## PIPELINE
module PIPELINE(input clk,
                input rst,
                input btn,
                input on,
                output [31:0] imem_addr,
                input  [31:0] imem_data,
                output [31:0] dmem_addr,
                output [31:0] dmem_wdata,
                output        dmem_we,
                output        dmem_re,
                input  [31:0] dmem_rdata,
                output        wb_we,
                output [4:0]  wb_reg,
                output [31:0] wb_data);
For scale: roughly 1400 flip-flops, ~71000 sq um of cells after synthesis.
export LEC_CHECK = 0
export CAP_MARGIN = 20
export CORE_MARGIN = 2
export CORE_UTILIZATION = 72
export CTS_CLUSTER_SIZE = 32
export PLACE_DENSITY_LB_ADDON = 0.0
export SETUP_SLACK_MARGIN = -0.15
export SLEW_MARGIN = 20
create_clock -name core_clock -period 4.78 [get_ports {clk}]
run.sh (not shown) runs the stock make flow with config.mk's settings and CLKGATE_MAP_FILE=.
The first run aborted during 5_1_grt on ODB-0269.
Edit:
Settings changed: CORE_UTILIZATION 72 to 40, CTS_CLUSTER_SIZE 32 to not set, PLACE_DENSITY_LB_ADDON 0.0 to not set, SETUP_SLACK_MARGIN -0.15 to not set.
Clock period 4.78 ns to 6.25 ns, I/O delays scaled along.
=> Now the flow produced a clean layout. Die size went up by 79%. Synthesized area does not change. Synthesized cell count does not change.
Edit:
Settings changed: CORE_UTILIZATION 40 to 61, SETUP_SLACK_MARGIN set to 0.16.
Clock period 6.25 ns to 3.47 ns, I/O delays scaled along.
With this change the flow finished but failed the layout checks on setup timing.
Die area came out lower by 34%.
Sequential share of layout area came out lower by 4.1 points.
Critical path depth came out higher by 2.
Fmax came out higher by about 8%.
Clock-buffer cell count came out lower by 21.
Core utilization came out higher by 31 points.
Total power came out higher by about 90%.
Edit:
Settings changed: ABC_AREA set to 1, CORE_UTILIZATION 61 to 57, CTS_CLUSTER_SIZE set to 94, SETUP_SLACK_MARGIN 0.16 to not set.
The changed run produced a layout that fails on setup timing.
Worst setup slack improved by 1.4 ns.
Synthesized area increases by 3.8%.
Final area increases by 1.9%.
Via count increases by 32%.
Register-to-register slack improved by 1.4 ns.
Hold slack improved by 0.14 ns.
Total power increases by 5.9%.
First-iteration DRC count increases by 68%.

========
== run 1 ==
PIPELINE again, from the RTL that the note above started with.
==> flow/config.mk <==
export PLATFORM = sky130hd
export DESIGN_NAME = PIPELINE
export DESIGN_NICKNAME = PIPELINE
export VERILOG_FILES = /design/flow/design.v
export SDC_FILE = /design/flow/constraint.sdc
export NUM_CORES = 4
export LEC_CHECK = 0
export ABC_AREA = 1
export CAP_MARGIN = 40
export CELL_PAD_IN_SITES_DETAIL_PLACEMENT = 1
export CORE_ASPECT_RATIO = 0.57
export CORE_MARGIN = 6
export CORE_UTILIZATION = 40
export CTS_CLUSTER_DIAMETER = 314
export GPL_ROUTABILITY_DRIVEN = 0
export GPL_TIMING_DRIVEN = 0
export HOLD_SLACK_MARGIN = 0.08
export MIN_ROUTING_LAYER = met2
export PLACE_DENSITY_LB_ADDON = 0.05
export SETUP_SLACK_MARGIN = -0.48
export SLEW_MARGIN = 35
export TNS_END_PERCENT = 30
==> flow/constraint.sdc <==
create_clock -name core_clock -period 6.5 [get_ports {clk}]
set_input_delay 1.3000 -clock core_clock [delete_from_list [all_inputs] [get_ports {clk}]]
set_output_delay 1.3000 -clock core_clock [all_outputs]
set_load 0.01 [all_outputs]
Status(run 1) = ERROR, stage = global routing
Input changes introduced in run 2 (baseline for comparison: run 1):
- CTS_CLUSTER_DIAMETER no longer set, was 314
- HOLD_SLACK_MARGIN no longer set, was 0.08
- CORE_ASPECT_RATIO no longer set, was 0.57
- PLACE_DENSITY_LB_ADDON no longer set, was 0.05
- SLEW_MARGIN now 20, was 35
- CORE_MARGIN now 2, was 6
- GPL_ROUTABILITY_DRIVEN no longer set, was 0
- TNS_END_PERCENT no longer set, was 30
- GPL_TIMING_DRIVEN no longer set, was 0
- ABC_AREA no longer set, was 1
- SETUP_SLACK_MARGIN no longer set, was -0.48
- CELL_PAD_IN_SITES_DETAIL_PLACEMENT no longer set, was 1
- MIN_ROUTING_LAYER no longer set, was met2
- CAP_MARGIN now 20, was 40
- CORE_UTILIZATION now 63, was 40
- the clock period (ns, I/O delays scaled along) now 4.98, was 6.5
==> results <==
The flow completed for run 2, but it is not clean: the layout still shows negative setup slack.
The area enclosed by the die boundary reported for run 2 is smaller than that of run 1 by 41%.
From run 2 to run 1, number of synthesized flops with an enable pin did not move at all.
Per the comparison of run 2 with run 1, xor and xnor fraction of the mapped netlist area grew by 0.51 points, fraction of the mapped netlist area in compound gates shrank by 11 points, number of buffers added by the clock tree synthesis step shrank by about 3.3%, yosys-reported design area after synthesis shrank by 3.7%.
Relative to run 2, the following input files were edited for run 3:
- setting CTS_CLUSTER_SIZE to 31 for the first time
- changing CORE_UTILIZATION from 63 to 68
- changing the clock period (ns, I/O delays scaled along) from 4.98 to 4.68
Notes after the runs:
Run 3 ran in full, but the layout does not pass; the checks complain about negative setup slack. The number of fillers in the final layout in run 3 was lower than what run 2 gave. Diff run 2 -> run 3 | synthesis-to-layout area growth | increase of 1.2 points. Measured against each other, run 2 and run 3 differ in initial antenna violation count, the lower figure coming from run 2. Run 2 was smaller in final cell area than run 3. From run 2 to run 3 the numbers moved as follows: clock share of power now sits lower, sequential power up about 7%. Relative to run 2, total placed cells including tap cells decreased by 36 in run 3. Summary of the comparison: final hold slack is lower in run 3, relative to run 2.
## Diff of input files: run 4 against run 3
- a change of CORE_UTILIZATION from 68 to 52
- a deleted CTS_CLUSTER_SIZE that had been 31
- a change of the clock period (ns, I/O delays scaled along) from 4.68 to 4.15
## What came out
Taking run 3 as the reference, in run 4 fraction of met2 tracks used by global routing now sits lower, clock-pin slew on the worst setup and hold paths now sits at about the same level.
FAIL for each of run 3 and run 4
Run 4 finished every stage; the final checks, however, were not passed, the failures being negative setup slack.
Nothing crashed in run 3 and all stages finished; the problem is that the final layout failed, the offending checks being negative setup slack.
Taking run 3 as 1.0, run 4 lands at 0.915 on via total after detailed routing.
Power figures rest on the tool's default switching activity, not on a simulated workload.
